==> flow/config.mk <==
export PLATFORM = sky130hd
export DESIGN_NAME = top_module
export DESIGN_NICKNAME = top_module
export VERILOG_FILES = /design/flow/design.v
export SDC_FILE = /design/flow/constraint.sdc
export NUM_CORES = 4
export LEC_CHECK = 0
export CAP_MARGIN = 20
export CORE_MARGIN = 2
export CORE_UTILIZATION = 21
export CTS_CLUSTER_DIAMETER = 322
export PLACE_DENSITY = 0.67
export SLEW_MARGIN = 20
==> flow/constraint.sdc <==
create_clock -name core_clock -period 9.11 [get_ports {clkr}]
set_input_delay 1.8220 -clock core_clock [delete_from_list [all_inputs] [get_ports {clkr}]]
set_output_delay 1.8220 -clock core_clock [all_outputs]
set_load 0.01 [all_outputs]
==> flow/design.v <==
`timescale 1ns / 1ps
module top_module(
    input  wire        clkr,
    input  wire        rst,
    input  wire        rxr,
    input  wire [4:0]  btnr,
    output wire        spr,
    output wire [7:0]  hr,
    output wire [7:0]  mr,
    output wire [4:0]  date,
    output wire [4:0]  month,
    output wire [7:0]  year,
    output wire [6:0]  seg,
    output wire [3:0]  an,
    output wire        dp
);
    reg [4:0] btnr_prev;
    reg [4:0] btnr_sync;
    wire btn_time_edge;
    wire btn_date_edge;
    wire btn_stopwatch;
    wire btn_sw_reset;       
    wire btn_sw_startstop;   
    always @(posedge clkr) begin
        if (rst) begin
            btnr_sync <= 5'b0;
            btnr_prev <= 5'b0;
        end else begin
            btnr_sync <= btnr;
            btnr_prev <= btnr_sync;
        end
    end
    assign btn_time_edge = btnr_sync[0] && !btnr_prev[0];
    assign btn_date_edge = btnr_sync[1] && !btnr_prev[1];
    assign btn_stopwatch = btnr_sync[2];   
    assign btn_sw_reset = btnr_sync[3] && !btnr_prev[3];      
    assign btn_sw_startstop = btnr_sync[4] && !btnr_prev[4];  
    reg tx_start;
    reg [7:0] tx_data;
    wire tx_busy;
    wire tx_out;
    uart_tx #(
        .BAUD_RATE(9600),
        .CLOCK_FREQ(153_600)
    ) uart_tx_inst (
        .clk(clkr),
        .rst(rst),
        .tx_start(tx_start),
        .tx_data(tx_data),
        .tx(tx_out),
        .tx_busy(tx_busy)
    );
    assign spr = tx_out;
    reg [1:0] tx_state;
    localparam TX_IDLE = 0, TX_WAIT_BUSY = 1, TX_WAIT_DONE = 2;
    always @(posedge clkr) begin
        if (rst) begin
            tx_state <= TX_IDLE;
            tx_start <= 0;
        end else
        case(tx_state)
            TX_IDLE: begin
                tx_start <= 0;
                if (btn_time_edge) begin
                    tx_data <= 8'd0;
                    tx_start <= 1;
                    tx_state <= TX_WAIT_BUSY;
                end
                else if (btn_date_edge) begin
                    tx_data <= 8'd1;
                    tx_start <= 1;
                    tx_state <= TX_WAIT_BUSY;
                end
            end
            TX_WAIT_BUSY: begin
                tx_start <= 0;
                if (tx_busy) begin
                    tx_state <= TX_WAIT_DONE;
                end
            end
            TX_WAIT_DONE: begin
                if (!tx_busy) begin
                    tx_state <= TX_IDLE;
                end
            end
            default: tx_state <= TX_IDLE;
        endcase
    end
    wire rx_ready;
    wire [7:0] rx_data;
    uart_rx #(
        .BAUD_RATE(9600),
        .CLOCK_FREQ(153_600)
    ) uart_rx_inst (
        .clk(clkr),
        .rst(rst),
        .rx(rxr),
        .rx_ready(rx_ready),
        .rx_data(rx_data)
    );
    reg [2:0] rx_state;
    reg [1:0] byte_count;
    localparam RX_IDLE = 0, RX_TIME = 1, RX_DATE = 2;
    reg [7:0] hr_reg, mr_reg, sec_reg;
    reg [4:0] date_reg, month_reg;
    reg [7:0] year_reg;
    assign hr = hr_reg;
    assign mr = mr_reg;
    assign date = date_reg;
    assign month = month_reg;
    assign year = year_reg;
    reg [9:0] clk_1hz_counter;
    reg clk_1hz_pulse;
    always @(posedge clkr) begin
        if (rst) begin
            clk_1hz_counter <= 0;
            clk_1hz_pulse <= 0;
        end else if (clk_1hz_counter == 1_000 - 1) begin
            clk_1hz_counter <= 0;
            clk_1hz_pulse <= 1;
        end else begin
            clk_1hz_counter <= clk_1hz_counter + 1;
            clk_1hz_pulse <= 0;
        end
    end
    always @(posedge clkr) begin
        if (rst) begin
            rx_state <= RX_IDLE;
            byte_count <= 0;
            hr_reg <= 0;
            mr_reg <= 0;
            sec_reg <= 0;
            date_reg <= 0;
            month_reg <= 0;
            year_reg <= 0;
        end else
        case(rx_state)
            RX_IDLE: begin
                byte_count <= 0;
                if (btn_time_edge) begin
                    rx_state <= RX_TIME;
                end
                else if (btn_date_edge) begin
                    rx_state <= RX_DATE;
                end
                else if (clk_1hz_pulse) begin
                    if (sec_reg == 59) begin
                        sec_reg <= 0;
                        if (mr_reg == 59) begin
                            mr_reg <= 0;
                            if (hr_reg == 23) begin
                                hr_reg <= 0;
                            end else begin
                                hr_reg <= hr_reg + 1;
                            end
                        end else begin
                            mr_reg <= mr_reg + 1;
                        end
                    end else begin
                        sec_reg <= sec_reg + 1;
                    end
                end
            end
            RX_TIME: begin
                if (rx_ready) begin
                    case(byte_count)
                        2'd0: hr_reg <= rx_data;
                        2'd1: mr_reg <= rx_data;
                        2'd2: sec_reg <= rx_data;
                    endcase
                    if (byte_count == 2'd2) begin
                        rx_state <= RX_IDLE;
                    end else begin
                        byte_count <= byte_count + 1;
                    end
                end
            end
            RX_DATE: begin
                if (rx_ready) begin
                    case(byte_count)
                        2'd0: date_reg <= rx_data[4:0];
                        2'd1: month_reg <= rx_data[4:0];
                        2'd2: year_reg <= rx_data;
                    endcase
                    if (byte_count == 2'd2) begin
                        rx_state <= RX_IDLE;
                    end else begin
                        byte_count <= byte_count + 1;
                    end
                end
            end
            default: rx_state <= RX_IDLE;
        endcase
    end
    wire [6:0] seg_sw;
    wire [3:0] an_sw;
    wire dp_sw;
    stopwatch_simple sw_inst (
        .CLK100MHZ(clkr),
        .rst(rst),
        .btn_reset(btn_sw_reset),
        .btn_startstop(btn_sw_startstop),
        .seg(seg_sw),
        .an(an_sw),
        .dp(dp_sw)
    );
    wire [6:0] seg_time;
    wire [3:0] an_time;
    wire dp_time;
    reg display_mode;
    always @(posedge clkr) begin
        if (rst) begin
            display_mode <= 0;
        end else if (btn_time_edge) begin
            display_mode <= 0;   
        end else if (btn_date_edge) begin
            display_mode <= 1;   
        end
    end
    seven_seg_display display_inst (
        .clk(clkr),
        .rst(rst),
        .hr(hr_reg),
        .mr(mr_reg),
        .date(date_reg),
        .month(month_reg),
        .mode(display_mode),
        .seg(seg_time),
        .an(an_time),
        .dp(dp_time)
    );
    assign seg = btn_stopwatch ? seg_sw : seg_time;
    assign an = btn_stopwatch ? an_sw : an_time;
    assign dp = btn_stopwatch ? dp_sw : dp_time;
endmodule
module seven_seg_display(
    input wire clk,
    input wire rst,
    input wire [7:0] hr,
    input wire [7:0] mr,
    input wire [4:0] date,
    input wire [4:0] month,
    input wire mode,   
    output reg [6:0] seg,
    output reg [3:0] an,
    output wire dp
);
    assign dp = 1'b1;   
    wire [3:0] hr_tens = hr / 10;
    wire [3:0] hr_ones = hr % 10;
    wire [3:0] mr_tens = mr / 10;
    wire [3:0] mr_ones = mr % 10;
    wire [3:0] date_tens = date / 10;
    wire [3:0] date_ones = date % 10;
    wire [3:0] month_tens = month / 10;
    wire [3:0] month_ones = month % 10;
    reg [1:0] digit_select;
    reg [5:0] refresh_counter;
    always @(posedge clk) begin
        if (rst) begin
            refresh_counter <= 0;
            digit_select <= 0;
        end else begin
        refresh_counter <= refresh_counter + 1;
        if (refresh_counter == 50) begin
            refresh_counter <= 0;
            digit_select <= digit_select + 1;
        end
        end
    end
    reg [3:0] bcd_digit;
    always @(*) begin
        if (mode == 0) begin
            case(digit_select)
                2'b00: begin an = 4'b1110; bcd_digit = mr_ones; end
                2'b01: begin an = 4'b1101; bcd_digit = mr_tens; end
                2'b10: begin an = 4'b1011; bcd_digit = hr_ones; end
                2'b11: begin an = 4'b0111; bcd_digit = hr_tens; end
            endcase
        end else begin
            case(digit_select)
                2'b00: begin an = 4'b1110; bcd_digit = month_ones; end
                2'b01: begin an = 4'b1101; bcd_digit = month_tens; end
                2'b10: begin an = 4'b1011; bcd_digit = date_ones; end
                2'b11: begin an = 4'b0111; bcd_digit = date_tens; end
            endcase
        end
    end
    always @(*) begin
        case(bcd_digit)
            4'd0: seg = 7'b1000000;
            4'd1: seg = 7'b1111001;
            4'd2: seg = 7'b0100100;
            4'd3: seg = 7'b0110000;
            4'd4: seg = 7'b0011001;
            4'd5: seg = 7'b0010010;
            4'd6: seg = 7'b0000010;
            4'd7: seg = 7'b1111000;
            4'd8: seg = 7'b0000000;
            4'd9: seg = 7'b0010000;
            default: seg = 7'b1111111;
        endcase
    end
endmodule
module uart_tx #(
    parameter BAUD_RATE = 9600,
    parameter CLOCK_FREQ = 100_000_000
)(
    input wire clk,
    input wire rst,
    input wire tx_start,
    input wire [7:0] tx_data,
    output reg tx,
    output reg tx_busy
);
    localparam integer CLK_PER_BIT = CLOCK_FREQ / BAUD_RATE;
    reg [3:0] clk_count;
    reg [3:0] bit_index;
    reg [7:0] tx_data_reg;
    reg [2:0] state;
    localparam IDLE = 3'd0;
    localparam START_BIT = 3'd1;
    localparam DATA_BITS = 3'd2;
    localparam STOP_BIT = 3'd3;
    always @(posedge clk) begin
        if (rst) begin
            tx <= 1'b1;
            tx_busy <= 1'b0;
            state <= IDLE;
            clk_count <= 0;
            bit_index <= 0;
        end else
        case(state)
            IDLE: begin
                tx <= 1'b1;
                clk_count <= 0;
                bit_index <= 0;
                tx_busy <= 1'b0;
                if (tx_start) begin
                    tx_data_reg <= tx_data;
                    tx_busy <= 1'b1;
                    state <= START_BIT;
                end
            end
            START_BIT: begin
                tx <= 1'b0;
                if (clk_count < CLK_PER_BIT - 1) begin
                    clk_count <= clk_count + 1;
                end else begin
                    clk_count <= 0;
                    state <= DATA_BITS;
                end
            end
            DATA_BITS: begin
                tx <= tx_data_reg[bit_index];
                if (clk_count < CLK_PER_BIT - 1) begin
                    clk_count <= clk_count + 1;
                end else begin
                    clk_count <= 0;
                    if (bit_index < 7) begin
                        bit_index <= bit_index + 1;
                    end else begin
                        bit_index <= 0;
                        state <= STOP_BIT;
                    end
                end
            end
            STOP_BIT: begin
                tx <= 1'b1;
                if (clk_count < CLK_PER_BIT - 1) begin
                    clk_count <= clk_count + 1;
                end else begin
                    clk_count <= 0;
                    state <= IDLE;
                end
            end
            default: state <= IDLE;
        endcase
    end
endmodule
module uart_rx #(
    parameter BAUD_RATE = 9600,
    parameter CLOCK_FREQ = 100_000_000
)(
    input wire clk,
    input wire rst,
    input wire rx,
    output reg rx_ready,
    output reg [7:0] rx_data
);
    localparam integer CLK_PER_BIT = CLOCK_FREQ / BAUD_RATE;
    reg [3:0] clk_count;
    reg [3:0] bit_index;
    reg [7:0] rx_data_reg;
    reg [2:0] state;
    reg rx_sync, rx_prev;
    localparam IDLE = 3'd0;
    localparam START_BIT = 3'd1;
    localparam DATA_BITS = 3'd2;
    localparam STOP_BIT = 3'd3;
    always @(posedge clk) begin
        if (rst) begin
            rx_sync <= 1'b1;
            rx_prev <= 1'b1;
        end else begin
            rx_sync <= rx;
            rx_prev <= rx_sync;
        end
    end
    always @(posedge clk) begin
        rx_ready <= 1'b0;
        if (rst) begin
            rx_data <= 8'd0;
            state <= IDLE;
            clk_count <= 0;
            bit_index <= 0;
        end else
        case(state)
            IDLE: begin
                clk_count <= 0;
                bit_index <= 0;
                if (rx_prev == 1'b1 && rx_sync == 1'b0) begin
                    state <= START_BIT;
                end
            end
            START_BIT: begin
                if (clk_count < (CLK_PER_BIT / 2) - 1) begin
                    clk_count <= clk_count + 1;
                end else begin
                    clk_count <= 0;
                    if (rx_sync == 1'b0) begin
                        state <= DATA_BITS;
                    end else begin
                        state <= IDLE;
                    end
                end
            end
            DATA_BITS: begin
                if (clk_count < CLK_PER_BIT - 1) begin
                    clk_count <= clk_count + 1;
                end else begin
                    clk_count <= 0;
                    rx_data_reg[bit_index] <= rx_sync;
                    if (bit_index < 7) begin
                        bit_index <= bit_index + 1;
                    end else begin
                        bit_index <= 0;
                        state <= STOP_BIT;
                    end
                end
            end
            STOP_BIT: begin
                if (clk_count < CLK_PER_BIT - 1) begin
                    clk_count <= clk_count + 1;
                end else begin
                    clk_count <= 0;
                    rx_ready <= 1'b1;
                    rx_data <= rx_data_reg;
                    state <= IDLE;
                end
            end
            default: state <= IDLE;
        endcase
    end
endmodule
module stopwatch_simple(
    input  wire CLK100MHZ,
    input  wire rst,
    input  wire btn_reset,       
    input  wire btn_startstop,   
    output reg  [6:0] seg,
    output reg  [3:0] an,
    output wire dp
);
    assign dp = 1'b1;   
    reg running;
    always @(posedge CLK100MHZ) begin
        if (rst || btn_reset) begin
            running <= 0;   
        end else if (btn_startstop) begin
            running <= ~running;   
        end
    end
    reg [6:0] cnt;
    reg tick_10hz;
    always @(posedge CLK100MHZ) begin
        if (rst) begin
            cnt <= 0;
            tick_10hz <= 0;
        end else if (cnt == 100 - 1) begin   
            cnt <= 0;
            tick_10hz <= 1;
        end else begin
            cnt <= cnt + 1;
            tick_10hz <= 0;
        end
    end
    reg [5:0] seconds;   
    reg [5:0] minutes;   
    reg [3:0] centisec;  
    always @(posedge CLK100MHZ) begin
        if (rst || btn_reset) begin
            seconds <= 0;
            minutes <= 0;
            centisec <= 0;
        end else if (running && tick_10hz) begin
            if (centisec == 9) begin
                centisec <= 0;
                if (seconds == 59) begin
                    seconds <= 0;
                    if (minutes == 59) begin
                        minutes <= 0;
                    end else begin
                        minutes <= minutes + 1;
                    end
                end else begin
                    seconds <= seconds + 1;
                end
            end else begin
                centisec <= centisec + 1;
            end
        end
    end
    wire [3:0] s1 = seconds % 10;
    wire [3:0] s10 = seconds / 10;
    wire [3:0] m1 = minutes % 10;
    wire [3:0] m10 = minutes / 10;
    reg [1:0] sel;
    reg [5:0] refresh_cnt;
    always @(posedge CLK100MHZ) begin
        if (rst) begin
            refresh_cnt <= 0;
            sel <= 0;
        end else begin
        refresh_cnt <= refresh_cnt + 1;
        if (refresh_cnt == 50) begin
            refresh_cnt <= 0;
            sel <= sel + 1;
        end
        end
    end
    reg [3:0] digit;
    always @(*) begin
        case(sel)
            2'b00: begin an = 4'b1110; digit = s1; end    
            2'b01: begin an = 4'b1101; digit = s10; end   
            2'b10: begin an = 4'b1011; digit = m1; end    
            2'b11: begin an = 4'b0111; digit = m10; end   
        endcase
    end
    always @(*) begin
        case(digit)
            4'd0: seg = 7'b1000000;
            4'd1: seg = 7'b1111001;
            4'd2: seg = 7'b0100100;
            4'd3: seg = 7'b0110000;
            4'd4: seg = 7'b0011001;
            4'd5: seg = 7'b0010010;
            4'd6: seg = 7'b0000010;
            4'd7: seg = 7'b1111000;
            4'd8: seg = 7'b0000000;
            4'd9: seg = 7'b0010000;
            default: seg = 7'b1111111;
        endcase
    end
endmodule
==> flow/run.sh <==
#!/bin/bash
# the make line also repeats each setting of config.mk as NAME=value (left out here)
make -C /OpenROAD-flow-scripts/flow DESIGN_CONFIG=/design/flow/config.mk WORK_HOME=/design/flow/orfs CLKGATE_MAP_FILE= finish
==> results of run 1 <==
==> routing by layer <==
metal	global-route usage [%]	vias to the layer above	part of all wire, %
met2	17.37	241	47
li1	-	4570	-
met5	0	-	0
met4	3.098	0	1.6
met3	2.099	28	4.8
met1	13.34	4342	47
==> stage by stage <==
stage / hold WS (ps) / std cells
final: 436.5 / 1914
after global routing: 447.7 / 1914
after CTS: 443.1 / 1914
after detailed placement: 432.4 / 1882
after global placement: 418.0 / 1882
after floorplan: 400.3 / 1255
==> layout make-up <==
| cell class | count | share of cell area, % |
|---|---|---|
| tap | 622 | 6.521 |
| clock buffer | 19 | 3.806 |
| multi-input combinational | 994 | 54.47 |
| inverter | 44 | 1.384 |
| sequential | 160 | 27.68 |
| clock inverter | 13 | 1.153 |
| timing repair buffer | 62 | 4.991 |
==> what timing repair did <==
item	CTS	global route
endpoints found under the setup margin	0	1
buffers inserted	0	0
resized	0	1
==> flow_metrics.rpt, run 1 <==
IMPLEMENTATION SUMMARY REPORT
----------------------------------------------------
[Layout]
  Net count of the finished layout ........................ 1342
  Area growth from synthesis to layout ........................ 16.20%
  Layout Cell Area excl Fill ........................ between 10000 and 15000 um2
  Total area of multi-input combinational cells ........................ 6500 um2
  Count of fill cells added during filler insertion ........................ 5241
  Final cell utilization of the core ........................ 24.53%
  Storage cell area ........................ approximately 3300 um2

[Min path]
  Class of the worst hold path ........................ reg -> reg
  Hold depth ........................ 0
  Hold_sp ........................ tx_data$_SDFFCE_PP0P_
  Endpoint of the worst hold path ........................ uart_tx_inst.tx_data_reg[0]$_DFFE_PP_

[Logic synthesis]
  Top logic family ........................ simple AND/OR/NAND/NOR gates
  Share of synthesized cell area in and-or and or-and compound cells ........................ 20.05%
  Area fraction in full adders, half adders and majority gates ........................ just under 7%
  Net count entering floorplan ........................ 1318
  Share of the synthesized area in the top cell type ........................ between 20% and 30%
  Ys async rst share ........................ 0%
  Multiplexer share of the synthesized area ........................ 9.990%
  Total standard cell area after synthesis ........................ a little over 10000 um2
  Most numerous cell types in the synthesized netlist ........................ sky130_fd_sc_hd__nor2_1, sky130_fd_sc_hd__dfxtp_1, sky130_fd_sc_hd__nand2_1, sky130_fd_sc_hd__a21oi_1, sky130_fd_sc_hd__o21ai_0
  Most instantiated library cell after synthesis ........................ sky130_fd_sc_hd__nor2_1
  Seq cells post-synth ........................ 160
  Basic-gate share of the synthesized area counting and, or, nand and nor cells ........................ 22.98%
  Instance tally after logic synthesis ........................ 1255
  Distinct cell type count after synthesis ........................ 93
  Count of synthesis-stage warnings from yosys ........................ 5
  Mean area per synthesized cell ........................ between 8 and 9 um2
  Post-Synth XOR/XNOR Area ........................ 3.326%
  Yosys Instances ........................ approximately 1300
  Yosys top cell by area ........................ sky130_fd_sc_hd__dfxtp_1
  Number of enable flip-flop cells ........................ 10
  Top FF cell, synth ........................ sky130_fd_sc_hd__dfxtp_1
  Top cells by area, synth ........................ sky130_fd_sc_hd__dfxtp_1, sky130_fd_sc_hd__mux2i_1, sky130_fd_sc_hd__ha_1
  Yosys synthesis chip area ........................ 10270 um2
  Part of the Yosys area used for sequential elements ........................ between 30% and 40%

[CTS]
  Clock slew at the register clock pins of the worst setup and hold paths ........................ 60 ps
  Root Buffer ........................ sky130_fd_sc_hd__clkbuf_16
  TritonCTS clock tree ........................ yes
  Maximum root-to-sink buffer count ........................ 2
  Hold buffer count at CTS ........................ 0
  Clock latency at the later pin of the worst-skew pair ........................ 420 ps
  CTS sink count ........................ between 150 and 200
  H-tree level count ........................ 4
  Number of CTS-inserted buffers ........................ 17

[Setup path]
  R2R cell count ........................ 7
  CP arrival ........................ 6770 ps
  Crit path buffers/inverters ........................ 2
  Maximum cell stage delay along the critical path ........................ 700 ps
  Logic depth of the worst setup path including buffers ........................ 22
  Crit path launch type ........................ flop
  Flop-to-flop setup slack ........................ 6590 ps
  Critical path endpoint category ........................ output port
  Most Frequent Cell on Critical Path ........................ sky130_fd_sc_hd__ha_1
  Kind of cell adding the most delay to the critical path ........................ AND-OR/OR-AND gates
  Reg2reg start ........................ rx_state[2]$_DFF_P_
  Critical path's slowest cell ........................ sky130_fd_sc_hd__ha_1
  Cells traversed along the worst timing path ........................ inv_1 -> ha_1 -> mux2i_1 -> or2_2 -> ha_1 -> o21bai_2 -> ha_1 -> nor3_2 -> a31oi_4 -> a32o_1 -> a211oi_1 -> nor2_2 -> o311a_1 -> o21ai_0 -> nand2_1 -> nor2_1 -> xnor2_1 -> mux2_2 -> ha_1 -> nand2b_1 -> a221oi_1 -> clkdlybuf4s50_1
  CP Launch Point ........................ display_inst.digit_select[0]$_SDFFE_PP0P_
  Critical R2R Capture ........................ hr_reg[3]$_SDFFE_PP0P_
  Crit Path Max Fanout ........................ 19
  Crit Path Category ........................ reg -> out
  Worst setup path endpoint ........................ seg[1]
  Required time at the endpoint of the critical path ........................ 7290 ps

[Power and ir drop]
  Fraction of power spent switching nets ........................ 23.92%
  Clk power ........................ approximately 0.7 mW
  Part of the power in the clock network ........................ 45.6%
  Combinational logic power ........................ between 0.1 and 0.15 mW
  Net switching power figure ........................ 0.3727 mW
  Total leakage power ........................ roughly 4.4 nW
  Final Power ........................ 1.558 mW
  Cell area power density ........................ 130.6 nW/um2
  Group drawing the most power ........................ registers
  Power consumed by sequential cells ........................ 0.741 mW
  Relative contribution of sequential cells to total power ........................ 47.6%
  Part of the total power dissipated in combinational logic ........................ 6.9%
  Cell Int Power ........................ 1.185 mW
  Worst vdd rail ir drop ........................ about 0.1 mV

[Floorplanning]
  Die W ........................ 225.1 um
  Number of rows created at floorplan ........................ 81
  Io pins ........................ roughly 55
  Core Density at Floorplan ........................ 21.11%
  Overall die area ........................ 50690 um2
  Total core area ........................ 48650 um2
  Height of the die ........................ 225.1 um

[Placed design]
  Post-place instance area ........................ 11340 um2
  RD Place Congestion ........................ 0.8452
  Port-buffer cells ........................ around 53
  Post-DP HPWL ........................ 19.41 mm
  Worst slack at placement ........................ 943.1 ps

[STA]
  Summed negative setup slack over all endpoints ........................ 0 ps
  Worst Clk Skew ........................ 8.883 ps
  Unrepaired setup endpoints after global routing ........................ false
  Actual transition at the worst max-transition pin ........................ 1078 ps
  Highest achievable clock rate ........................ approximately 0.12 GHz
  Worst-case headroom to the max-slew limit ........................ 28.03%
  Number of endpoints with negative hold slack in the final report ........................ 0
  Ratio of final minimum period to clock period ........................ between 90% and 100%
  Final setup violation count ........................ 0
  Shortest clock period the worst path allows after layout ........................ 8593 ps
  Post-layout worst setup margin ........................ approximately 520 ps
  Number of max-slew violations in the final report ........................ 0

[Global routing]
  Vias in the first global route ........................ 8509
  Initial antenna violation count ........................ 0
  Congestion Overflow GR ........................ 0
  GRT Resource Usage Total ........................ 10.35%
  First-pass GRT wire length ........................ 43.18 mm
  Pin count of the biggest net entering global routing ........................ 68

[Routing]
  Number of antenna-violating nets in the routed design ........................ 0
  First-pass iteration count of the detailed router ........................ 5
  Number of DRC markers after the initial detailed-route iteration ........................ 859
  Mean routed wirelength per cell ........................ 13.81 um
  Drt drc ........................ 0
  Number of vias after detailed routing ........................ 9181
  Drt via density ........................ 4.797
  Count of inserted antenna diode cells ........................ 0
  Total Routed Length ........................ about 26 mm

[Outcome]
  Result of the run ........................ timing/DRC/antenna clean

[Flow run]
  Number of warnings the tools reported ........................ between 50 and 60
  Maximum capacitance violations ........................ 0

----------------------------------------------------
==> inputs of run 2 (changes only) <==
Settings changed: CAP_MARGIN 20 to 40, CELL_PAD_IN_SITES_GLOBAL_PLACEMENT set to 2, CORE_ASPECT_RATIO set to 1.9, CORE_MARGIN 2 to 10, CORE_UTILIZATION 21 to 40, CTS_CLUSTER_DIAMETER 322 to 333, CTS_CLUSTER_SIZE set to 43, GPL_ROUTABILITY_DRIVEN set to 0, PLACE_DENSITY 0.67 to 0.35, SETUP_SLACK_MARGIN set to -0.96, TNS_END_PERCENT set to 25.
Clock period 9.11 ns to 10.0 ns, I/O delays scaled along.
==> run 2 against run 1 <==
  * Via count decreased by 0.73%
  * Synthesized cell count unchanged
  * Combinational power decreased by 9%
  * Sequential share of layout area increased by 0.79 points
  * Largest cell class unchanged
  * First-iteration DRC count decreased by 49%
  * Highest routed layer unchanged
  * Still clean
==> flow_metrics.rpt, run 2 <==
IMPLEMENTATION SUMMARY REPORT
----------------------------------------------------
[Outcome]
  Result of the run ........................ timing/DRC/antenna clean

[CTS]
  Number of CTS-inserted buffers ........................ 17
  Post-cts sizing count ........................ 0
  TritonCTS clock tree ........................ yes
  H-tree level count ........................ 4
  Number of buffers inserted to repair setup after CTS ........................ 0
  Clock latency at the later pin of the worst-skew pair ........................ 430 ps
  Clock slew at the register clock pins of the worst setup and hold paths ........................ 60 ps
  Maximum root-to-sink buffer count ........................ 2
  CTS sink count ........................ roughly 160
  Hold buffer count at CTS ........................ 0
  Root Buffer ........................ sky130_fd_sc_hd__clkbuf_16

[Power and ir drop]
  Part of the power in the clock network ........................ between 40% and 50%
  Group drawing the most power ........................ registers
  Clk power ........................ 0.647 mW
  Fraction of power spent switching nets ........................ 24.04%
  Combinational logic power ........................ 0.0975 mW
  Cell Int Power ........................ around 1.1 mW
  Worst vdd rail ir drop ........................ about 0.14 mV
  Power consumed by sequential cells ........................ ~0.67 mW
  Cell area power density ........................ 122.2 nW/um2
  Total leakage power ........................ 4.396 nW
  Part of the total power dissipated in combinational logic ........................ 6.9%
  Relative contribution of sequential cells to total power ........................ 47.5%
  Net switching power figure ........................ around 0.34 mW

[Logic synthesis]
  Area fraction in full adders, half adders and majority gates ........................ under 10%
  Basic-gate share of the synthesized area counting and, or, nand and nor cells ........................ between 20% and 30%
  Total standard cell area after synthesis ........................ 10270 um2
  Net count entering floorplan ........................ 1318
  Instance tally after logic synthesis ........................ 1255
  Most numerous cell types in the synthesized netlist ........................ sky130_fd_sc_hd__nor2_1, sky130_fd_sc_hd__dfxtp_1, sky130_fd_sc_hd__nand2_1, sky130_fd_sc_hd__a21oi_1, sky130_fd_sc_hd__o21ai_0
  Seq cells post-synth ........................ 160
  Top FF cell, synth ........................ sky130_fd_sc_hd__dfxtp_1
  Post-Synth XOR/XNOR Area ........................ roughly 3.3%
  Top cells by area, synth ........................ sky130_fd_sc_hd__dfxtp_1, sky130_fd_sc_hd__mux2i_1, sky130_fd_sc_hd__ha_1
  Multiplexer share of the synthesized area ........................ under 10%
  Share of synthesized cell area in and-or and or-and compound cells ........................ 20.05%
  Mean area per synthesized cell ........................ 8.183 um2
  Yosys Instances ........................ 1255
  Ys async rst share ........................ 0%
  Number of enable flip-flop cells ........................ 10
  Yosys synthesis chip area ........................ between 10000 and 15000 um2
  Share of the synthesized area in the top cell type ........................ between 20% and 30%
  Count of synthesis-stage warnings from yosys ........................ 5
  Part of the Yosys area used for sequential elements ........................ 32.16%
  Yosys top cell by area ........................ sky130_fd_sc_hd__dfxtp_1
  Most instantiated library cell after synthesis ........................ sky130_fd_sc_hd__nor2_1
  Top logic family ........................ simple AND/OR/NAND/NOR gates
  Distinct cell type count after synthesis ........................ 93

[Placed design]
  Post-DP HPWL ........................ between 20 and 25 mm
  Port-buffer cells ........................ roughly 53
  Post-place instance area ........................ 11010 um2

[Setup path]
  Kind of cell adding the most delay to the critical path ........................ AND-OR/OR-AND gates
  Most Frequent Cell on Critical Path ........................ sky130_fd_sc_hd__ha_1
  Crit Path Max Fanout ........................ 19
  Logic depth of the worst setup path including buffers ........................ 23
  CP arrival ........................ 6410 ps
  Worst setup path endpoint ........................ seg[1]
  Cells traversed along the worst timing path ........................ inv_1 -> ha_1 -> buf_4 -> mux2i_1 -> or2_2 -> ha_1 -> o21bai_2 -> ha_1 -> nor3_2 -> a31oi_4 -> a32o_1 -> a211oi_1 -> nor2_2 -> o311a_1 -> o21ai_0 -> nand2_1 -> nor2_1 -> xnor2_1 -> mux2_2 -> ha_1 -> nand2b_1 -> a221oi_1 -> clkdlybuf4s50_1
  Flop-to-flop setup slack ........................ 7240 ps
  Crit path launch type ........................ flop
  CP Launch Point ........................ display_inst.digit_select[0]$_SDFFE_PP0P_
  Critical path's slowest cell ........................ sky130_fd_sc_hd__clkdlybuf4s50_1
  Crit Path Category ........................ reg -> out
  Maximum cell stage delay along the critical path ........................ 600 ps
  R2R cell count ........................ 10
  Critical path endpoint category ........................ output port
  Required time at the endpoint of the critical path ........................ around 8000 ps
  Reg2reg start ........................ sec_reg[0]$_SDFFE_PP0P_
  Critical R2R Capture ........................ mr_reg[7]$_SDFFE_PP0P_
  Crit path buffers/inverters ........................ 3

[Min path]
  Endpoint of the worst hold path ........................ btnr_prev[3]$_SDFF_PP0_
  Hold depth ........................ 2
  Hold_sp ........................ btnr_sync[3]$_SDFF_PP0_
  Class of the worst hold path ........................ reg -> reg

[Floorplanning]
  Total core area ........................ 25220 um2
  Height of the die ........................ 240.9 um
  Overall die area ........................ 32820 um2
  Number of rows created at floorplan ........................ 80
  Io pins ........................ 55
  Core Density at Floorplan ........................ between 40% and 50%
  Die W ........................ roughly 140 um

[Routing]
  First-pass iteration count of the detailed router ........................ 5
  Total Routed Length ........................ 28.16 mm
  Number of antenna-violating nets in the routed design ........................ 0
  Number of DRC markers after the initial detailed-route iteration ........................ 436
  Drt drc ........................ 0
  Mean routed wirelength per cell ........................ 17.32 um
  Drt via density ........................ 5.605
  Number of vias after detailed routing ........................ 9114
  Count of inserted antenna diode cells ........................ 0

[Global routing]
  Congestion Overflow GR ........................ 0
  First-pass GRT wire length ........................ roughly 46 mm
  Initial antenna violation count ........................ 0
  Pin count of the biggest net entering global routing ........................ 65
  GRT Resource Usage Total ........................ 17.43%
  Vias in the first global route ........................ 8937

[STA]
  Actual transition at the worst max-transition pin ........................ 875.8 ps
  Final setup violation count ........................ 0
  Number of max-slew violations in the final report ........................ 0
  Worst-case headroom to the max-slew limit ........................ 39.94%
  Worst Clk Skew ........................ between 7 and 8 ps
  Number of endpoints with negative hold slack in the final report ........................ 0
  Ratio of final minimum period to clock period ........................ 84.10%
  Summed negative setup slack over all endpoints ........................ 0 ps
  Unrepaired setup endpoints after global routing ........................ false
  Highest achievable clock rate ........................ about 0.12 GHz
  Shortest clock period the worst path allows after layout ........................ 8410 ps

[Flow run]
  Maximum capacitance violations ........................ 0
  Number of warnings the tools reported ........................ 55

[Layout]
  Layout Cell Area excl Fill ........................ 11600 um2
  Area growth from synthesis to layout ........................ 12.99%
  Final cell utilization of the core ........................ 46.00%
  Net count of the finished layout ........................ 1348
  Count of fill cells added during filler insertion ........................ 2615

----------------------------------------------------
## run 2: layer usage
| metal | part of all wire, % | GRT usage, % |
|---|---|---|
| met1 | 40 | 18.07 |
| met2 | 55 | 33.49 |
| met3 | 2.7 | 2.686 |
| met4 | 2.8 | 7.131 |
| met5 | 0 | 0 |
## run 2: cell type report
class	count	area, um2	area share [%]
timing repair buffer	68	630.6	5.435
clock buffer	22	494.2	4.259
sequential	160	3303	28.47
tap	328	410.4	3.537
clock inverter	10	101.3	0.8734
inverter	44	165.2	1.423
multi-input combinational	994	6499	56.01
## run 2: stage by stage
stage	setup WS (ps)	power (mW)	instances	hold WS, ps
finish	1590	1.418	1626	438.6
global route	1276	1.479	1626	465.6
CTS	1569	1.441	1626	441.6
detailed placement	2057	0.7866	1594	432.0
global placement	2021	0.7857	1589	425.9
floorplan	2912	0.7529	1255	400.3
==> inputs of run 3 (changes only) <==
Settings changed: ABC_AREA set to 0, CAP_MARGIN 40 to 20, CELL_PAD_IN_SITES_GLOBAL_PLACEMENT 2 to 0, CORE_ASPECT_RATIO 1.9 to unset, CORE_MARGIN 10 to 2, CORE_UTILIZATION 40 to 70, CTS_CLUSTER_DIAMETER 333 to unset, CTS_CLUSTER_SIZE 43 to unset, GPL_ROUTABILITY_DRIVEN 0 to 1, GPL_TIMING_DRIVEN set to 1, HOLD_SLACK_MARGIN set to -0.09, PLACE_DENSITY 0.35 to unset, PLACE_DENSITY_LB_ADDON set to 0.0, SETUP_SLACK_MARGIN -0.96 to 1.69, SLEW_MARGIN 20 to 25, TNS_END_PERCENT 25 to 60.
Clock period 10.0 ns to 5.94 ns, I/O delays scaled along.
==> run 3 against run 2 <==
  * Now fails the layout checks on setup timing
  * Synthesized area stayed put
  * Hold slack improved by 0.57 ps
  * Via count increased by 6.8%
  * Non-clock buffer count increased by 61
  * Largest cell class unchanged
  * Clock power grew 59%
  * Wire length fell by 6.6%
  * Cell count decreased by 5.1%
==> flow_metrics.rpt, run 3 <==
IMPLEMENTATION SUMMARY REPORT
----------------------------------------------------
[Power and ir drop]
  Clk power ........................ 1.03 mW
  Cell area power density ........................ 191.6 nW/um2
  Net switching power figure ........................ between 0.5 and 0.6 mW
  Group drawing the most power ........................ registers
  Relative contribution of sequential cells to total power ........................ 48.6%
  Worst vdd rail ir drop ........................ approximately 0.21 mV
  Part of the power in the clock network ........................ 44.0%
  Fraction of power spent switching nets ........................ 25.20%
  Power consumed by sequential cells ........................ 1.14 mW
  Total leakage power ........................ 4.722 nW
  Combinational logic power ........................ 0.172 mW
  Cell Int Power ........................ 1.748 mW
  Part of the total power dissipated in combinational logic ........................ under 10%
  Final Power ........................ 2.336 mW

[STA]
  Final setup violation count ........................ 1
  Actual transition at the worst max-transition pin ........................ 1028 ps
  Shortest clock period the worst path allows after layout ........................ 5944 ps
  Number of endpoints with negative hold slack in the final report ........................ 0
  Worst Clk Skew ........................ roughly 10 ps
  Worst hold slack ........................ approximately 440 ps
  Worst-case headroom to the max-slew limit ........................ 30.83%
  Highest achievable clock rate ........................ 0.1682 GHz
  Post-layout worst setup margin ........................ -3.933 ps
  Ratio of final minimum period to clock period ........................ 100.1%
  Unrepaired setup endpoints after global routing ........................ true
  Number of max-slew violations in the final report ........................ 0

[CTS]
  H-tree level count ........................ 4
  Number of CTS-inserted buffers ........................ 17
  Maximum root-to-sink buffer count ........................ 2
  Root Buffer ........................ sky130_fd_sc_hd__clkbuf_16
  Clock latency at the later pin of the worst-skew pair ........................ 430 ps
  Clock slew at the register clock pins of the worst setup and hold paths ........................ roughly 60 ps
  TritonCTS clock tree ........................ yes
  CTS sink count ........................ 160

[Logic synthesis]
  Ys async rst share ........................ 0%
  Multiplexer share of the synthesized area ........................ roughly a tenth
  Net count entering floorplan ........................ 1318
  Mean area per synthesized cell ........................ 8.183 um2
  Most instantiated library cell after synthesis ........................ sky130_fd_sc_hd__nor2_1
  Post-Synth XOR/XNOR Area ........................ approximately 3.3%
  Top cells by area, synth ........................ sky130_fd_sc_hd__dfxtp_1, sky130_fd_sc_hd__mux2i_1, sky130_fd_sc_hd__ha_1
  Top FF cell, synth ........................ sky130_fd_sc_hd__dfxtp_1
  Share of synthesized cell area in and-or and or-and compound cells ........................ 20.05%
  Share of the synthesized area in the top cell type ........................ ~29%
  Most numerous cell types in the synthesized netlist ........................ sky130_fd_sc_hd__nor2_1, sky130_fd_sc_hd__dfxtp_1, sky130_fd_sc_hd__nand2_1, sky130_fd_sc_hd__a21oi_1, sky130_fd_sc_hd__o21ai_0
  Yosys synthesis chip area ........................ 10270 um2
  Basic-gate share of the synthesized area counting and, or, nand and nor cells ........................ a little under a quarter
  Instance tally after logic synthesis ........................ 1255
  Area fraction in full adders, half adders and majority gates ........................ between 6 and 7%
  Yosys Instances ........................ 1255
  Total standard cell area after synthesis ........................ 10270 um2
  Distinct cell type count after synthesis ........................ 93
  Seq cells post-synth ........................ 160
  Yosys top cell by area ........................ sky130_fd_sc_hd__dfxtp_1
  Part of the Yosys area used for sequential elements ........................ between 30% and 40%
  Top logic family ........................ simple AND/OR/NAND/NOR gates
  Count of synthesis-stage warnings from yosys ........................ 5
  Number of enable flip-flop cells ........................ 10

[Setup path]
  Critical R2R Capture ........................ sw_inst.minutes[5]$_SDFFE_PP0P_
  Crit path launch type ........................ flop
  CP Launch Point ........................ display_inst.digit_select[0]$_SDFFE_PP0P_
  Cells traversed along the worst timing path ........................ inv_2 -> ha_4 -> mux2i_4 -> or2_4 -> ha_4 -> o21bai_4 -> ha_4 -> nor3_4 -> a31oi_4 -> a32o_2 -> a211oi_2 -> nor2_2 -> maj3_2 -> mux2_4 -> nor2_4 -> xnor2_2 -> mux2_4 -> ha_4 -> nand2b_4 -> a221oi_4 -> buf_2
  Reg2reg start ........................ sw_inst.running$_SDFFE_PP0P_
  Flop-to-flop setup slack ........................ 2850 ps
  Worst setup path endpoint ........................ seg[1]
  Logic depth of the worst setup path including buffers ........................ 21
  Crit Path Max Fanout ........................ 4
  Critical path's slowest cell ........................ sky130_fd_sc_hd__dfxtp_2
  Kind of cell adding the most delay to the critical path ........................ adder cells
  Maximum cell stage delay along the critical path ........................ roughly 330 ps
  Most Frequent Cell on Critical Path ........................ sky130_fd_sc_hd__ha_4
  Critical path endpoint category ........................ output port
  Crit path buffers/inverters ........................ 2
  R2R cell count ........................ 7
  Required time at the endpoint of the critical path ........................ approximately 4800 ps
  CP arrival ........................ roughly 4800 ps
  Crit Path Category ........................ reg -> out

[Floorplanning]
  Core Density at Floorplan ........................ 71.20%
  Height of the die ........................ roughly 130 um
  Io pins ........................ between 50 and 60
  Number of rows created at floorplan ........................ 44
  Total core area ........................ 14420 um2
  Die W ........................ 125.1 um
  Overall die area ........................ 15660 um2

[Placed design]
  Post-DP HPWL ........................ around 18 mm
  Worst slack at placement ........................ -69.74 ps
  Port-buffer cells ........................ approximately 53
  RD Place Congestion ........................ about 0.93

[Routing]
  Number of antenna-violating nets in the routed design ........................ 0
  Drt via density ........................ approximately 6.3
  Total Routed Length ........................ between 20 and 30 mm
  Count of inserted antenna diode cells ........................ 0
  Number of vias after detailed routing ........................ 9733
  Number of DRC markers after the initial detailed-route iteration ........................ roughly 700
  Drt drc ........................ 0
  Mean routed wirelength per cell ........................ about 17 um
  First-pass iteration count of the detailed router ........................ 7

[Layout]
  Storage cell area ........................ 3307 um2
  Count of fill cells added during filler insertion ........................ 904
  Net count of the finished layout ........................ 1409
  Area growth from synthesis to layout ........................ 18.73%
  Final cell utilization of the core ........................ 84.53%
  Total area of multi-input combinational cells ........................ slightly below 7000 um2

[Global routing]
  First-pass GRT wire length ........................ 43.56 mm
  Vias in the first global route ........................ just over 9000
  GRT Resource Usage Total ........................ around a third
  Congestion Overflow GR ........................ 0
  Initial antenna violation count ........................ 0
  Pin count of the biggest net entering global routing ........................ 101

[Min path]
  Hold depth ........................ 0
  Class of the worst hold path ........................ reg -> reg
  Endpoint of the worst hold path ........................ uart_tx_inst.tx_data_reg[0]$_DFFE_PP_
  Hold_sp ........................ tx_data$_SDFFCE_PP0P_

[Flow run]
  Number of warnings the tools reported ........................ 58
  Maximum capacitance violations ........................ 0

[Outcome]
  List of failed layout checks .......................... setup timing
  Result of the run ........................ failed layout checks

----------------------------------------------------
[run 3: per-stage QoR]
| stage | setup TNS, ps | instances | area (um2) |
|---|---|---|---|
| final | -3.933 | 1543 | 12190 |
| after global routing | -495.1 | 1543 | 12190 |
| after CTS | -18.02 | 1540 | 12100 |
| after detailed placement | -170.3 | 1495 | 11340 |
| after global placement | 0 | 1495 | 11340 |
| after floorplan | 0 | 1255 | 10450 |
[run 3: per-layer routing]
metal	global-route usage (%)	share of wire [%]	up-vias	wire length, um
met5	0	0	-	0
met1	42.31	42	4595	11020
met4	10.26	2.2	0	584
met3	5.135	6.4	62	1681
met2	57.35	49	355	13000
li1	-	-	4721	-
[run 3: what timing repair did]
item                                    4_1_cts  5_1_grt
buffers inserted                             13        3
pin swaps                                    22        6
gates resized                                54       14
endpoints found under the setup margin        7        7
hold buffers                                  0        0
[run 3: area by class of cell]
| class | instances | share of cell area, % |
|---|---|---|
| Inverter | 44 | 1.355 |
| Clock inverter | 12 | 0.8004 |
| Clock buffer | 20 | 3.756 |
| Sequential cell | 160 | 27.12 |
| Multi-Input combinational cell | 994 | 56.25 |
| Timing Repair Buffer | 129 | 8.825 |
| Tap cell | 184 | 1.888 |
==> inputs of run 4 (changes only) <==
Settings changed: ABC_AREA 0 to unset, CELL_PAD_IN_SITES_GLOBAL_PLACEMENT 0 to unset, CORE_ASPECT_RATIO set to 0.5, CORE_UTILIZATION 70 to 40, CTS_CLUSTER_DIAMETER set to 178, CTS_CLUSTER_SIZE set to 99, GPL_ROUTABILITY_DRIVEN 1 to unset, GPL_TIMING_DRIVEN 1 to unset, HOLD_SLACK_MARGIN -0.09 to unset, PLACE_DENSITY_LB_ADDON 0.0 to unset, SETUP_SLACK_MARGIN 1.69 to unset, SLEW_MARGIN 25 to 20, TNS_END_PERCENT 60 to 15.
Clock period 5.94 ns to 10.0 ns, I/O delays scaled along.
==> run 4 against run 3 <==
  * The run now finishes clean
  * Flip-flop count did not move
  * Core utilization decreased by 39 points
  * Die area grew 73%
  * Synthesized cell count unchanged
  * Combinational power fell by 44%
  * Cell count rose by 5.8%
  * Non-clock buffer count down 70
  * Design area decreased by 5.1%
  * Synthesized area is the same
  * Wire length shrank 6.0%
  * First-iteration DRC count down 3.0%
  * Critical path depth rose by 1
  * Critical path type unchanged
  * Largest cell class unchanged
  * Largest power group unchanged
==> flow_metrics.rpt, run 4 <==
IMPLEMENTATION SUMMARY REPORT
----------------------------------------------------
[Outcome]
  Result of the run ........................ timing/DRC/antenna clean

[Global routing]
  Initial antenna violation count ........................ 0
  Pin count of the biggest net entering global routing ........................ a little over 70
  Vias in the first global route ........................ 8322
  GRT Resource Usage Total ........................ 18.31%
  Met3 routing resource usage after global routing ........................ between 3 and 4%
  First-pass GRT wire length ........................ 41.37 mm
  Congestion Overflow GR ........................ 0
  Routing layer with the top usage in global route ........................ met2
  Met2 global-route usage ........................ between 20% and 30%
  Met1 Resource Use GR ........................ 25.11%

[Logic synthesis]
  Basic-gate share of the synthesized area counting and, or, nand and nor cells ........................ 22.98%
  Share of synthesized cell area in and-or and or-and compound cells ........................ 20.05%
  Most instantiated library cell after synthesis ........................ sky130_fd_sc_hd__nor2_1
  Count of synthesis-stage warnings from yosys ........................ 5
  Mean area per synthesized cell ........................ 8.183 um2
  Yosys Instances ........................ 1255
  Instance tally after logic synthesis ........................ around 1300
  Yosys synthesis chip area ........................ 10270 um2
  Ys async rst share ........................ 0%
  Multiplexer share of the synthesized area ........................ 9.990%
  Most numerous cell types in the synthesized netlist ........................ sky130_fd_sc_hd__nor2_1, sky130_fd_sc_hd__dfxtp_1, sky130_fd_sc_hd__nand2_1, sky130_fd_sc_hd__a21oi_1, sky130_fd_sc_hd__o21ai_0
  Part of the Yosys area used for sequential elements ........................ 32.16%
  Yosys top cell by area ........................ sky130_fd_sc_hd__dfxtp_1
  Share of the synthesized area in the top cell type ........................ between 20% and 30%
  Number of enable flip-flop cells ........................ 10
  Top logic family ........................ simple AND/OR/NAND/NOR gates
  Area fraction in full adders, half adders and majority gates ........................ 6.896%
  Total standard cell area after synthesis ........................ 10270 um2
  Distinct cell type count after synthesis ........................ 93
  Seq cells post-synth ........................ 160
  Net count entering floorplan ........................ 1318
  Post-Synth XOR/XNOR Area ........................ 3.326%
  Top cells by area, synth ........................ sky130_fd_sc_hd__dfxtp_1, sky130_fd_sc_hd__mux2i_1, sky130_fd_sc_hd__ha_1
  Top FF cell, synth ........................ sky130_fd_sc_hd__dfxtp_1

[STA]
  Actual transition at the worst max-transition pin ........................ 1017 ps
  Highest achievable clock rate ........................ 0.1154 GHz
  Number of endpoints with negative hold slack in the final report ........................ 0
  Summed negative setup slack over all endpoints ........................ 0 ps
  Shortest clock period the worst path allows after layout ........................ 8665 ps
  Number of max-slew violations in the final report ........................ 0
  Unrepaired setup endpoints after global routing ........................ false
  Worst Clk Skew ........................ 8.937 ps
  Worst-case headroom to the max-slew limit ........................ 30.43%
  Ratio of final minimum period to clock period ........................ roughly 87%
  Final setup violation count ........................ 0
  Post-layout worst setup margin ........................ 1335 ps

[Power and ir drop]
  Net switching power figure ........................ 0.3291 mW
  Cell Int Power ........................ 1.095 mW
  Worst vdd rail ir drop ........................ between 0.1 and 0.15 mV
  Fraction of power spent switching nets ........................ 23.11%
  Power consumed by sequential cells ........................ 0.673 mW
  Total leakage power ........................ 4.350 nW
  Relative contribution of sequential cells to total power ........................ 47.2%
  Combinational logic power ........................ roughly 0.097 mW
  Clk power ........................ 0.655 mW
  Group drawing the most power ........................ registers
  Part of the total power dissipated in combinational logic ........................ between 6 and 7%
  Cell area power density ........................ 123.0 nW/um2
  Part of the power in the clock network ........................ a little under half

[Placed design]
  Post-DP HPWL ........................ between 15 and 20 mm
  Worst slack at placement ........................ 1808 ps
  RD Place Congestion ........................ slightly below 0.9
  Port-buffer cells ........................ 53

[Setup path]
  Critical path's slowest cell ........................ sky130_fd_sc_hd__ha_1
  Reg2reg start ........................ sec_reg[0]$_SDFFE_PP0P_
  Logic depth of the worst setup path including buffers ........................ 22
  R2R cell count ........................ 9
  Most Frequent Cell on Critical Path ........................ sky130_fd_sc_hd__ha_1
  CP arrival ........................ 6670 ps
  Critical path endpoint category ........................ output port
  Worst setup path endpoint ........................ seg[1]
  Maximum cell stage delay along the critical path ........................ around 670 ps
  Crit path buffers/inverters ........................ 2
  Cells traversed along the worst timing path ........................ inv_1 -> ha_1 -> mux2i_1 -> or2_2 -> ha_1 -> o21bai_2 -> ha_1 -> nor3_2 -> a31oi_4 -> a32o_1 -> a211oi_1 -> nor2_2 -> o311a_1 -> o21ai_0 -> nand2_1 -> nor2_1 -> xnor2_1 -> mux2_2 -> ha_1 -> nand2b_1 -> a221oi_1 -> clkdlybuf4s50_1
  Crit Path Max Fanout ........................ 19
  CP Launch Point ........................ display_inst.digit_select[0]$_SDFFE_PP0P_
  Kind of cell adding the most delay to the critical path ........................ AND-OR/OR-AND gates
  Flop-to-flop setup slack ........................ 7120 ps
  Critical R2R Capture ........................ mr_reg[2]$_SDFFE_PP0P_
  Crit path launch type ........................ flop
  Crit Path Category ........................ reg -> out
  Required time at the endpoint of the critical path ........................ ~8000 ps

[Routing]
  Count of inserted antenna diode cells ........................ 0
  Drt drc ........................ 0
  Total Routed Length ........................ 24.71 mm
  Number of vias after detailed routing ........................ 9024
  Number of DRC markers after the initial detailed-route iteration ........................ 682
  First-pass iteration count of the detailed router ........................ 5
  Drt via density ........................ around 5.5
  Number of antenna-violating nets in the routed design ........................ 0
  Mean routed wirelength per cell ........................ approximately 15 um

[CTS]
  CTS sink count ........................ 160
  Clock latency at the later pin of the worst-skew pair ........................ 420 ps
  TritonCTS clock tree ........................ yes
  H-tree level count ........................ 4
  Number of buffers inserted to repair setup after CTS ........................ 0
  Number of CTS-inserted buffers ........................ 17
  Clock slew at the register clock pins of the worst setup and hold paths ........................ 60 ps
  Hold buffer count at CTS ........................ 0
  Maximum root-to-sink buffer count ........................ 2
  Post-cts sizing count ........................ 0
  Root Buffer ........................ sky130_fd_sc_hd__clkbuf_16

[Floorplanning]
  Io pins ........................ 55
  Number of rows created at floorplan ........................ slightly above 40
  Total core area ........................ 25190 um2
  Overall die area ........................ about 27000 um2
  Core Density at Floorplan ........................ 40.77%
  Height of the die ........................ approximately 120 um
  Die W ........................ 230.6 um

[Min path]
  Hold_sp ........................ tx_data$_SDFFCE_PP0P_
  Class of the worst hold path ........................ reg -> reg
  Hold depth ........................ 0
  Endpoint of the worst hold path ........................ uart_tx_inst.tx_data_reg[0]$_DFFE_PP_

[Layout]
  Count of fill cells added during filler insertion ........................ between 2000 and 2500
  Total area of multi-input combinational cells ........................ 6506 um2
  Storage cell area ........................ around 3300 um2
  Area growth from synthesis to layout ........................ 12.71%
  Net count of the finished layout ........................ 1339

[Flow run]
  Maximum capacitance violations ........................ 0
  Number of warnings the tools reported ........................ 53

----------------------------------------------------
[run 4: area by class of cell]
cell class | instances | share of cell area (%)
Inverter | 44 | 1.427
Timing Repair Buffer | 59 | 4.951
Clock inverter | 9 | 0.9188
Multi-Input combinational cell | 994 | 56.21
Tap cell | 344 | 3.719
Sequential cell | 160 | 28.54
Clock buffer | 23 | 4.237
[run 4: routing by layer]
| metal | routed length, um | vias to the layer above | part of all wire, % |
|---|---|---|---|
| li1 | - | 4572 | - |
| met1 | 12210 | 4260 | 49 |
| met2 | 11280 | 168 | 46 |
| met3 | 940 | 24 | 3.8 |
| met4 | 270 | 0 | 1.1 |
| met5 | 0 | - | 0 |
[run 4: stage by stage]
step                util [%]  instances  total power [mW]  instance area, um2  hold slack, ps
global placement       43.55       1601            0.7804               10970           416.2
detailed placement     43.55       1601            0.7833               10970           422.0
CTS                    45.92       1633             1.441               11570           429.0
floorplan                  -       1255            0.7529               10270           400.3
finish                 45.95       1633             1.424               11570           425.3
global route           45.95       1633             1.482               11570           446.0
==> inputs of run 5 (changes only) <==
Settings changed: ABC_AREA set to 1, CAP_MARGIN 20 to 5, CELL_PAD_IN_SITES_DETAIL_PLACEMENT set to 2, CELL_PAD_IN_SITES_GLOBAL_PLACEMENT set to 1, CORE_ASPECT_RATIO 0.5 to unset, CORE_MARGIN 2 to 10, CORE_UTILIZATION 40 to 30, CTS_CLUSTER_DIAMETER 178 to unset, CTS_CLUSTER_SIZE 99 to unset, GPL_ROUTABILITY_DRIVEN set to 1, GPL_TIMING_DRIVEN set to 0, HOLD_SLACK_MARGIN set to 0.24, MAX_ROUTING_LAYER set to met5, MIN_ROUTING_LAYER set to met1, PLACE_DENSITY set to 0.41, SETUP_SLACK_MARGIN set to -0.21, SLEW_MARGIN 20 to 10, TNS_END_PERCENT 15 to 85.
Clock period 10.0 ns to 9.04 ns, I/O delays scaled along.
==> run 5 against run 4 <==
  * Critical path type unchanged
  * Non-clock buffer count rose by 24
  * Core utilization shrank 10 points
  * Synthesized area shrank 3.2%
  * Critical endpoint is now seg[0]
  * Die area rose by 51%
  * Sequential share of layout area about the same
  * Hold slack improved by 2.0 ps
  * Wire length increased by 34%
  * Total power grew 46%
  * Highest routed layer unchanged
  * Clock skew is 2.6 ps higher
  * Clock-buffer cell count decreased by 1
==> flow_metrics.rpt, run 5 <==
IMPLEMENTATION SUMMARY REPORT
----------------------------------------------------
[Logic synthesis]
  Basic-gate share of the synthesized area counting and, or, nand and nor cells ........................ between 20 and 30%
  Top cells by area, synth ........................ sky130_fd_sc_hd__dfxtp_1, sky130_fd_sc_hd__nand2_1, sky130_fd_sc_hd__inv_1
  Top FF cell, synth ........................ sky130_fd_sc_hd__dfxtp_1
  Distinct cell type count after synthesis ........................ 55
  Share of the synthesized area in the top cell type ........................ 30.22%
  Yosys top cell by area ........................ sky130_fd_sc_hd__dfxtp_1
  Top logic family ........................ simple AND/OR/NAND/NOR gates
  Most numerous cell types in the synthesized netlist ........................ sky130_fd_sc_hd__nand2_1, sky130_fd_sc_hd__inv_1, sky130_fd_sc_hd__nor2_1, sky130_fd_sc_hd__dfxtp_1, sky130_fd_sc_hd__o21ai_0
  Total standard cell area after synthesis ........................ 9938 um2
  Count of synthesis-stage warnings from yosys ........................ 5
  Most instantiated library cell after synthesis ........................ sky130_fd_sc_hd__nand2_1
  Net count entering floorplan ........................ 1543
  Mean area per synthesized cell ........................ 6.715 um2
  Share of synthesized cell area in and-or and or-and compound cells ........................ 17.64%
  Multiplexer share of the synthesized area ........................ 0.2014%
  Seq cells post-synth ........................ approximately 160
  Yosys Instances ........................ around 1500
  Ys async rst share ........................ 0%
  Yosys synthesis chip area ........................ 9938 um2
  Part of the Yosys area used for sequential elements ........................ 33.24%
  Number of enable flip-flop cells ........................ 10
  Area fraction in full adders, half adders and majority gates ........................ 6.924%
  Instance tally after logic synthesis ........................ 1480
  Post-Synth XOR/XNOR Area ........................ 1.939%

[Flow run]
  Number of warnings the tools reported ........................ 55
  Maximum capacitance violations ........................ 0

[CTS]
  Clock latency at the later pin of the worst-skew pair ........................ 440 ps
  Hold buffer count at CTS ........................ 0
  Clock slew at the register clock pins of the worst setup and hold paths ........................ ~60 ps
  Number of CTS-inserted buffers ........................ 17
  CTS sink count ........................ roughly 160
  Root Buffer ........................ sky130_fd_sc_hd__clkbuf_16
  Post-cts sizing count ........................ 0
  TritonCTS clock tree ........................ yes
  Maximum root-to-sink buffer count ........................ 2
  H-tree level count ........................ 4
  Number of buffers inserted to repair setup after CTS ........................ 0

[STA]
  Ratio of final minimum period to clock period ........................ 87.60%
  Final setup violation count ........................ 0
  Shortest clock period the worst path allows after layout ........................ 7919 ps
  Worst Clk Skew ........................ 11.57 ps
  Worst-case headroom to the max-slew limit ........................ a little under a third
  Number of endpoints with negative hold slack in the final report ........................ 0
  Highest achievable clock rate ........................ 0.1263 GHz
  Number of max-slew violations in the final report ........................ 0
  Summed negative setup slack over all endpoints ........................ 0 ps
  Unrepaired setup endpoints after global routing ........................ false
  Actual transition at the worst max-transition pin ........................ a little over 1000 ps
  Post-layout worst setup margin ........................ 1121 ps

[Routing]
  Number of vias after detailed routing ........................ slightly below 10000
  Total Routed Length ........................ 33.17 mm
  Mean routed wirelength per cell ........................ 16.54 um
  Drt via density ........................ ~5
  Number of DRC markers after the initial detailed-route iteration ........................ 291
  Count of inserted antenna diode cells ........................ 0
  Number of antenna-violating nets in the routed design ........................ 0
  First-pass iteration count of the detailed router ........................ 4
  Drt drc ........................ 0

[Global routing]
  GRT Resource Usage Total ........................ 16.22%
  Pin count of the biggest net entering global routing ........................ 17
  Congestion Overflow GR ........................ 0
  Vias in the first global route ........................ 10540
  Initial antenna violation count ........................ 0
  First-pass GRT wire length ........................ 54.73 mm

[Setup path]
  Required time at the endpoint of the critical path ........................ approximately 7200 ps
  Critical path endpoint category ........................ output port
  Kind of cell adding the most delay to the critical path ........................ simple AND/OR/NAND/NOR gates
  CP arrival ........................ between 6000 and 7000 ps
  Crit path launch type ........................ flop
  CP Launch Point ........................ display_inst.digit_select[0]$_SDFFE_PP0P_
  Crit Path Category ........................ reg -> out
  Flop-to-flop setup slack ........................ around 6700 ps
  Reg2reg start ........................ mr_reg[5]$_SDFFE_PP0P_
  Most Frequent Cell on Critical Path ........................ sky130_fd_sc_hd__nand2_1
  Logic depth of the worst setup path including buffers ........................ around 40
  Crit Path Max Fanout ........................ 8
  Worst setup path endpoint ........................ seg[0]
  Crit path buffers/inverters ........................ 9
  Critical R2R Capture ........................ hr_reg[2]$_SDFFE_PP0P_
  Maximum cell stage delay along the critical path ........................ 530 ps
  R2R cell count ........................ 8
  Critical path's slowest cell ........................ sky130_fd_sc_hd__clkdlybuf4s50_1

[Power and ir drop]
  Total leakage power ........................ 4.963 nW
  Final Power ........................ 2.077 mW
  Cell Int Power ........................ between 1 and 1.5 mW
  Cell area power density ........................ 179.1 nW/um2
  Fraction of power spent switching nets ........................ 33.02%
  Relative contribution of sequential cells to total power ........................ between 30% and 40%
  Clk power ........................ 0.731 mW
  Combinational logic power ........................ 0.600 mW
  Group drawing the most power ........................ registers
  Net switching power figure ........................ 0.6856 mW
  Part of the power in the clock network ........................ 35.2%
  Worst vdd rail ir drop ........................ 0.1421 mV
  Part of the total power dissipated in combinational logic ........................ 28.9%
  Power consumed by sequential cells ........................ 0.745 mW

[Placed design]
  RD Place Congestion ........................ 0.7963
  Worst slack at placement ........................ about 1500 ps
  Port-buffer cells ........................ 52
  Post-DP HPWL ........................ between 20 and 30 mm

[Layout]
  Area growth from synthesis to layout ........................ 16.64%
  Storage cell area ........................ 3303 um2
  Count of fill cells added during filler insertion ........................ between 3000 and 4000
  Net count of the finished layout ........................ between 1500 and 2000
  Total area of multi-input combinational cells ........................ 5632 um2

[Floorplanning]
  Overall die area ........................ 40810 um2
  Core Density at Floorplan ........................ between 30% and 40%
  Number of rows created at floorplan ........................ 66
  Height of the die ........................ 202.0 um
  Die W ........................ 202.0 um
  Io pins ........................ around 55
  Total core area ........................ 32620 um2

[Min path]
  Endpoint of the worst hold path ........................ btnr_prev[0]$_SDFF_PP0_
  Class of the worst hold path ........................ reg -> reg
  Hold_sp ........................ btnr_sync[0]$_SDFF_PP0_
  Hold depth ........................ 2

[Outcome]
  Result of the run ........................ timing/DRC/antenna clean

----------------------------------------------------
-- run 5: cell type report --
| class | count | share of cell area [%] |
|---|---|---|
| Timing Repair Buffer | 52 | 4.490 |
| Inverter | 229 | 7.415 |
| Multi-Input combinational cell | 1060 | 48.58 |
| Clock buffer | 22 | 4.091 |
| Buffer | 31 | 1.241 |
| Tap cell | 442 | 4.771 |
| Sequential cell | 160 | 28.49 |
| Clock inverter | 9 | 0.9174 |
-- run 5: stage by stage --
step / utilization (%) / instance area (um2) / hold slack, ps / cells
floorplan: - / 9938 / 400.3 / 1480
global placement: 33.76 / 11010 / 419.4 / 1974
detailed placement: 33.76 / 11010 / 422.3 / 1974
CTS: 35.54 / 11590 / 430.9 / 2005
global route: 35.54 / 11590 / 451.7 / 2005
finish: 35.54 / 11590 / 427.3 / 2005
-- run 5: metal layers --
metal	global-route usage, %	up-vias	share of wire, %
met2	28.88	64	50
met1	20.12	4844	48
li1	-	4993	-
met4	3.973	0	1.2
met5	0	-	0
met3	2.207	24	1.6
==> inputs of run 6 (changes only) <==
Settings changed: ABC_AREA 1 to 0, CAP_MARGIN 5 to 20, CELL_PAD_IN_SITES_DETAIL_PLACEMENT 2 to unset, CORE_MARGIN 10 to 2, CORE_UTILIZATION 30 to 56, GPL_TIMING_DRIVEN 0 to 1, HOLD_SLACK_MARGIN 0.24 to -0.09, MAX_ROUTING_LAYER met5 to unset, MIN_ROUTING_LAYER met1 to unset, PLACE_DENSITY 0.41 to unset, SETUP_SLACK_MARGIN -0.21 to unset, SLEW_MARGIN 10 to 25, TNS_END_PERCENT 85 to 60.
Clock period 9.04 ns to 6.28 ns, I/O delays scaled along.
==> run 6 against run 5 <==
  * Still clean
  * First-iteration DRC count up 81%
  * Sequential share of layout area down 1.4 points
  * Combinational power down 74%
  * Global-route usage up 8.7 points
  * Sequential power up 44%
  * Largest cell class unchanged
==> flow_metrics.rpt, run 6 <==
IMPLEMENTATION SUMMARY REPORT
----------------------------------------------------
[Outcome]
  Result of the run ........................ timing/DRC/antenna clean

[Global routing]
  First-pass GRT wire length ........................ a little over 40 mm
  Vias in the first global route ........................ 8641
  Pin count of the biggest net entering global routing ........................ 64
  Initial antenna violation count ........................ 0
  GRT Resource Usage Total ........................ 24.94%

[Power and ir drop]
  Worst vdd rail ir drop ........................ around 0.17 mV
  Clk power ........................ 1.02 mW
  Combinational logic power ........................ 0.157 mW
  Power consumed by sequential cells ........................ 1.07 mW
  Group drawing the most power ........................ registers
  Relative contribution of sequential cells to total power ........................ between 40% and 50%
  Total leakage power ........................ 4.733 nW
  Cell area power density ........................ 184.6 nW/um2
  Final Power ........................ 2.250 mW
  Part of the total power dissipated in combinational logic ........................ 7.0%
  Fraction of power spent switching nets ........................ 24.28%
  Net switching power figure ........................ 0.5463 mW

[Setup path]
  Critical R2R Capture ........................ mr_reg[5]$_SDFFE_PP0P_
  Crit path buffers/inverters ........................ 6
  Crit Path Category ........................ reg -> out
  Crit Path Max Fanout ........................ 8
  CP arrival ........................ just under 5000 ps
  Kind of cell adding the most delay to the critical path ........................ simple AND/OR/NAND/NOR gates
  Maximum cell stage delay along the critical path ........................ 490 ps
  Crit path launch type ........................ flop
  Critical path endpoint category ........................ output port
  Reg2reg start ........................ sec_reg[0]$_SDFFE_PP0P_
  Flop-to-flop setup slack ........................ between 3000 and 4000 ps
  R2R cell count ........................ 9
  Critical path's slowest cell ........................ sky130_fd_sc_hd__or4_4
  Worst setup path endpoint ........................ seg[1]

[Placed design]
  Port-buffer cells ........................ approximately 53
  Post-DP HPWL ........................ 17.79 mm
  Post-place instance area ........................ ~11000 um2
  Number of placed instances, taps included ........................ 1552
  Worst slack at placement ........................ -258.8 ps

[Logic synthesis]
  Post-Synth XOR/XNOR Area ........................ around 3.3%
  Yosys synthesis chip area ........................ between 10000 and 15000 um2
  Area fraction in full adders, half adders and majority gates ........................ between 6 and 7%
  Most instantiated library cell after synthesis ........................ sky130_fd_sc_hd__nor2_1
  Distinct cell type count after synthesis ........................ 93
  Mean area per synthesized cell ........................ approximately 8 um2
  Top logic family ........................ simple AND/OR/NAND/NOR gates
  Instance tally after logic synthesis ........................ 1255
  Part of the Yosys area used for sequential elements ........................ about 32%
  Yosys Instances ........................ 1255
  Number of enable flip-flop cells ........................ 10
  Total standard cell area after synthesis ........................ 10270 um2
  Most numerous cell types in the synthesized netlist ........................ sky130_fd_sc_hd__nor2_1, sky130_fd_sc_hd__dfxtp_1, sky130_fd_sc_hd__nand2_1, sky130_fd_sc_hd__a21oi_1, sky130_fd_sc_hd__o21ai_0
  Top FF cell, synth ........................ sky130_fd_sc_hd__dfxtp_1
  Seq cells post-synth ........................ approximately 160
  Share of synthesized cell area in and-or and or-and compound cells ........................ 20.05%
  Share of the synthesized area in the top cell type ........................ between 20% and 30%
  Ys async rst share ........................ 0%
  Basic-gate share of the synthesized area counting and, or, nand and nor cells ........................ 22.98%
  Count of synthesis-stage warnings from yosys ........................ 5

[Floorplanning]
  Overall die area ........................ 19440 um2
  Total core area ........................ roughly 18000 um2
  Die W ........................ 139.4 um
  Number of rows created at floorplan ........................ 49

[STA]
  Ratio of final minimum period to clock period ........................ 98.05%
  Actual transition at the worst max-transition pin ........................ 1051 ps
  Number of endpoints with negative hold slack in the final report ........................ 0
  Number of max-slew violations in the final report ........................ 0
  Highest achievable clock rate ........................ 0.1624 GHz
  Worst-case headroom to the max-slew limit ........................ roughly 30%
  Final setup violation count ........................ 0
  Post-layout worst setup margin ........................ 122.3 ps
  Unrepaired setup endpoints after global routing ........................ true

[Routing]
  Top routing layer used ........................ met4
  Routed wire length on met2 ........................ ~12 mm
  Number of DRC markers after the initial detailed-route iteration ........................ 526
  Count of inserted antenna diode cells ........................ 0
  Total Routed Length ........................ between 20 and 25 mm
  Routed length on met1 ........................ between 10 and 15 mm
  Met3 routed wirelength ........................ 1.055 mm
  Number of vias after detailed routing ........................ 9281
  Mean routed wirelength per cell ........................ 15.61 um
  Drt via density ........................ between 5 and 6
  First-pass iteration count of the detailed router ........................ 5

[Min path]
  Hold depth ........................ 2
  Hold_sp ........................ btnr_sync[3]$_SDFF_PP0_
  Class of the worst hold path ........................ reg -> reg
  Endpoint of the worst hold path ........................ btnr_prev[3]$_SDFF_PP0_

[CTS]
  Clock slew at the register clock pins of the worst setup and hold paths ........................ 60 ps
  TritonCTS clock tree ........................ yes
  Hold buffer count at CTS ........................ 0
  CTS sink count ........................ 160
  H-tree level count ........................ 4
  Clock latency at the later pin of the worst-skew pair ........................ 430 ps
  Maximum root-to-sink buffer count ........................ 2

[Flow run]
  Number of warnings the tools reported ........................ around 57
  Maximum capacitance violations ........................ 0

[Layout]
  Storage cell area ........................ 3306 um2
  Final cell utilization of the core ........................ around two thirds
  Layout Cells excl Fill ........................ 1589
  Area growth from synthesis to layout ........................ 18.69%
  Count of fill cells added during filler insertion ........................ ~1600
  Net count of the finished layout ........................ between 1000 and 1500
  Layout Cell Area excl Fill ........................ 12190 um2
  Total area of multi-input combinational cells ........................ about 6800 um2

----------------------------------------------------
[run 6: per-layer routing]
| layer | up-vias | global-route usage [%] |
|---|---|---|
| met5 | - | 0 |
| met1 | 4343 | 33.66 |
| met3 | 24 | 4.164 |
| met2 | 206 | 41.90 |
| met4 | 0 | 6.007 |
| li1 | 4708 | - |
[run 6: repair_timing]
item                                    CTS  global route
pin swaps                                 3            15
setup buffers                             0             5
endpoints found under the setup margin    7             7
resized                                  28            47
[run 6: layout make-up]
class                   count  area share (%)
clock buffers              21           3.860
clock inverters            11          0.9957
inverters                  44           1.355
multi-input cells         994           55.42
flip-flops and latches    160           27.12
well taps                 229           2.351
repair buffers            130           8.900
No activity file was given, so power comes from the tool's default toggle rates.
